==> run A <==
==> flow/design.v (excerpt) <==
module Classic_Pong_Top (
    input clk_i,
    input rst_i,
    input UART_RX_i,
    input sw1_i,
    input sw2_i,
    input sw3_i,
    input sw4_i,
    output VGA_Hsync_o,
    output VGA_Vsync_o,
    output VGA_Red_0_o,
    output VGA_Red_1_o,
    output VGA_Red_2_o,
    output VGA_Grn_0_o,
    output VGA_Grn_1_o,
    output VGA_Grn_2_o,
    output VGA_Blu_0_o,
    output VGA_Blu_1_o,
    output VGA_Blu_2_o
);
clock: 5.31 ns
lec_check: 0
abc_area: 1
cap_margin: 20
core_margin: 2
core_utilization: 72
cts_cluster_diameter: 371
cts_cluster_size: 14
gpl_timing_driven: 0
place_density_lb_addon: 0.08
setup_slack_margin: 1.49
slew_margin: 20
tns_end_percent: 35
run.sh (not shown) runs the stock make flow with config.mk's settings and CLKGATE_MAP_FILE=.
==> run D: changes against run A <==
==> flow/config.mk (replaced) <==
export PLATFORM = sky130hd
export DESIGN_NAME = Classic_Pong_Top
export DESIGN_NICKNAME = Classic_Pong_Top
export VERILOG_FILES = /design/flow/design.v
export SDC_FILE = /design/flow/constraint.sdc
export NUM_CORES = 4
export LEC_CHECK = 0
export CAP_MARGIN = 20
export CORE_MARGIN = 2
export CORE_UTILIZATION = 72
export PLACE_DENSITY = 0.67
export SLEW_MARGIN = 20
==> flow/constraint.sdc (replaced) <==
create_clock -name core_clock -period 9.35 [get_ports {clk_i}]
set_input_delay 1.8700 -clock core_clock [delete_from_list [all_inputs] [get_ports {clk_i}]]
set_output_delay 1.8700 -clock core_clock [all_outputs]
set_load 0.01 [all_outputs]
==> results <==
Run status: run D no timing/DRC/antenna violations; run A no timing/DRC/antenna violations
Global-route wire length before repair: run D 55.5 mm; run A 71.8 mm
Share of the yosys chip area belonging to registers: run D 0.389; run A 0.348
Last weighted congestion value of the routability-driven placer: run D 0.856; run A 0.955
Proportion of cell area spent on the clock network: run D 0.0615; run A 0.0361
Post-synth design cell area: run D 0.0160 mm2; run A 0.0179 mm2
Minimum setup slack in the final design: run D 5630 ps; run A 2230 ps
Worst setup slack before clock tree synthesis: run D 5060 ps; run A 1960 ps
Power attributed to the clock group: run D 1.28 mW; run A 1.73 mW
Vias after detailed routing: run D 12800; run A 16800
Number of global-route vias before repair: run D 12300; run A 15800
Chip width: run D 153 um; run A 162 um
Reported net switching power: run D 0.547 mW; run A 0.926 mW
Worst voltage drop across the vdd grid: run D 0.000148 V; run A 0.000278 V
Count leader, synth: run D sky130_fd_sc_hd__nor2_1; run A sky130_fd_sc_hd__nand2_1

---

==> branch zinc <==
Starting RTL as in the previous note.
==> flow/design.v (excerpt) <==
module Classic_Pong_Top (
    input clk_i,
    input rst_i,
    input UART_RX_i,
    input sw1_i,
    input sw2_i,
    input sw3_i,
    input sw4_i,
    output VGA_Hsync_o,
    output VGA_Vsync_o,
    output VGA_Red_0_o,
    output VGA_Red_1_o,
    output VGA_Red_2_o,
    output VGA_Grn_0_o,
    output VGA_Grn_1_o,
    output VGA_Grn_2_o,
    output VGA_Blu_0_o,
    output VGA_Blu_1_o,
    output VGA_Blu_2_o
);
    parameter CLKS_PER_BIT = 217;
    parameter VIDEO_WIDTH = 3;  
    parameter TOTAL_COLS = 800;
    parameter TOTAL_ROWS = 525;
    parameter ACTIVE_COLS = 640;
    parameter ACTIVE_ROWS = 480;
    wire [VIDEO_WIDTH-1:0] Red_Video_Pong_w, Red_Video_Porch_w;
    wire [VIDEO_WIDTH-1:0] Grn_Video_Pong_w, Grn_Video_Porch_w;
    wire [VIDEO_WIDTH-1:0] Blu_Video_Pong_w, Blu_Video_Porch_w;
    wire rx_dv_w;
    UART_RX #(.CLKS_PER_BIT(CLKS_PER_BIT)) UART_RX_Inst
    (
        .clk_i(clk_i),
        .rst_i(rst_i),
        .rx_serial_i(UART_RX_i),
        .rx_dv_o(rx_dv_w),
        .rx_byte_o()
    );
    wire Hsync_w, Vsync_w;
    VGA_Sync_Pulse #( 
        .TOTAL_COLS(TOTAL_COLS),
        .TOTAL_ROWS(TOTAL_ROWS),
        .ACTIVE_COLS(ACTIVE_COLS),
        .ACTIVE_ROWS(ACTIVE_ROWS) 
    ) VGA_Sync_Inst (
        .clk_i(clk_i),
        .rst_i(rst_i),
        .Hsync_o(Hsync_w),
        .Vsync_o(Vsync_w),
        .col_count_o(),
        .row_count_o()
    );
    wire sw1_w, sw2_w, sw3_w, sw4_w;
    Debounced_Switch sw_1 (
        .clk_i(clk_i),
        .rst_i(rst_i),
        .sw_i(sw1_i),
        .sw_o(sw1_w)
    );
    Debounced_Switch sw_2 (
        .clk_i(clk_i),
        .rst_i(rst_i),
        .sw_i(sw2_i),
        .sw_o(sw2_w)
    );
    Debounced_Switch sw_3 (
        .clk_i(clk_i),
        .rst_i(rst_i),
        .sw_i(sw3_i),
        .sw_o(sw3_w)
    );
    Debounced_Switch sw_4 (
        .clk_i(clk_i),
        .rst_i(rst_i),
        .sw_i(sw4_i),
        .sw_o(sw4_w)
    );
    wire Hsync_Pong_w, Vsync_Pong_w;
  ...
export LEC_CHECK = 0
export CAP_MARGIN = 30
export CELL_PAD_IN_SITES_GLOBAL_PLACEMENT = 0
export CORE_ASPECT_RATIO = 0.59
export CORE_MARGIN = 6
export CORE_UTILIZATION = 37
export GPL_ROUTABILITY_DRIVEN = 0
export GPL_TIMING_DRIVEN = 0
export MIN_ROUTING_LAYER = met1
export PLACE_DENSITY_LB_ADDON = 0.11
export SETUP_SLACK_MARGIN = 0.55
export SLEW_MARGIN = 40
export TNS_END_PERCENT = 30
create_clock -name core_clock -period 5.95 [get_ports {clk_i}]
==> inputs of branch tundra, as changes to branch zinc <==
==> flow/config.mk (replaced) <==
export PLATFORM = sky130hd
export DESIGN_NAME = Classic_Pong_Top
export DESIGN_NICKNAME = Classic_Pong_Top
export VERILOG_FILES = /design/flow/design.v
export SDC_FILE = /design/flow/constraint.sdc
export NUM_CORES = 4
export LEC_CHECK = 0
export CAP_MARGIN = 20
export CORE_MARGIN = 2
export CORE_UTILIZATION = 64
export PLACE_DENSITY = 0.6
export SLEW_MARGIN = 20
==> flow/constraint.sdc (replaced) <==
create_clock -name core_clock -period 9.56 [get_ports {clk_i}]
set_input_delay 1.9120 -clock core_clock [delete_from_list [all_inputs] [get_ports {clk_i}]]
set_output_delay 1.9120 -clock core_clock [all_outputs]
set_load 0.01 [all_outputs]
==> summary.txt <==
Figures from the flow reports.

Global route:
- The first global-routing pass estimated 60000 um of wire.

Final layout:
- Compared with the post-synthesis result, the final layout area differs by 13.0%.

Worst setup path:
- Data on the critical path arrives at its endpoint at 4400 ps.
- The run gives the maximum net fanout on the critical path as 10.

Route:
- The run puts the length of routed met2 wiring at around 13000 um.

Run status:
- The run finished with no timing, DRC or antenna violations.

STA:
- Dividing the final minimum period by the clock period gives between 60% and 70%.

Pwr:
- The script extracted a total leakage power of 6.73 nW.
the above is filed under branch zinc

==> summary.txt <==
Figures from the flow reports.

STA:
- The run gives the share of the clock period used by the worst path after layout as between 30% and 40%.

Route:
- The run puts the length of routed met2 wiring at 14700 um.

Global route:
- The run gives the global-route wire length before repair as between 50000 and 60000 um.

Pwr:
- The power report puts the leakage power at approximately 6.7 nW.

Run status:
- The run finished with no timing, DRC or antenna violations.
the above is filed under branch tundra

Power is estimated from default activity; no workload was simulated.
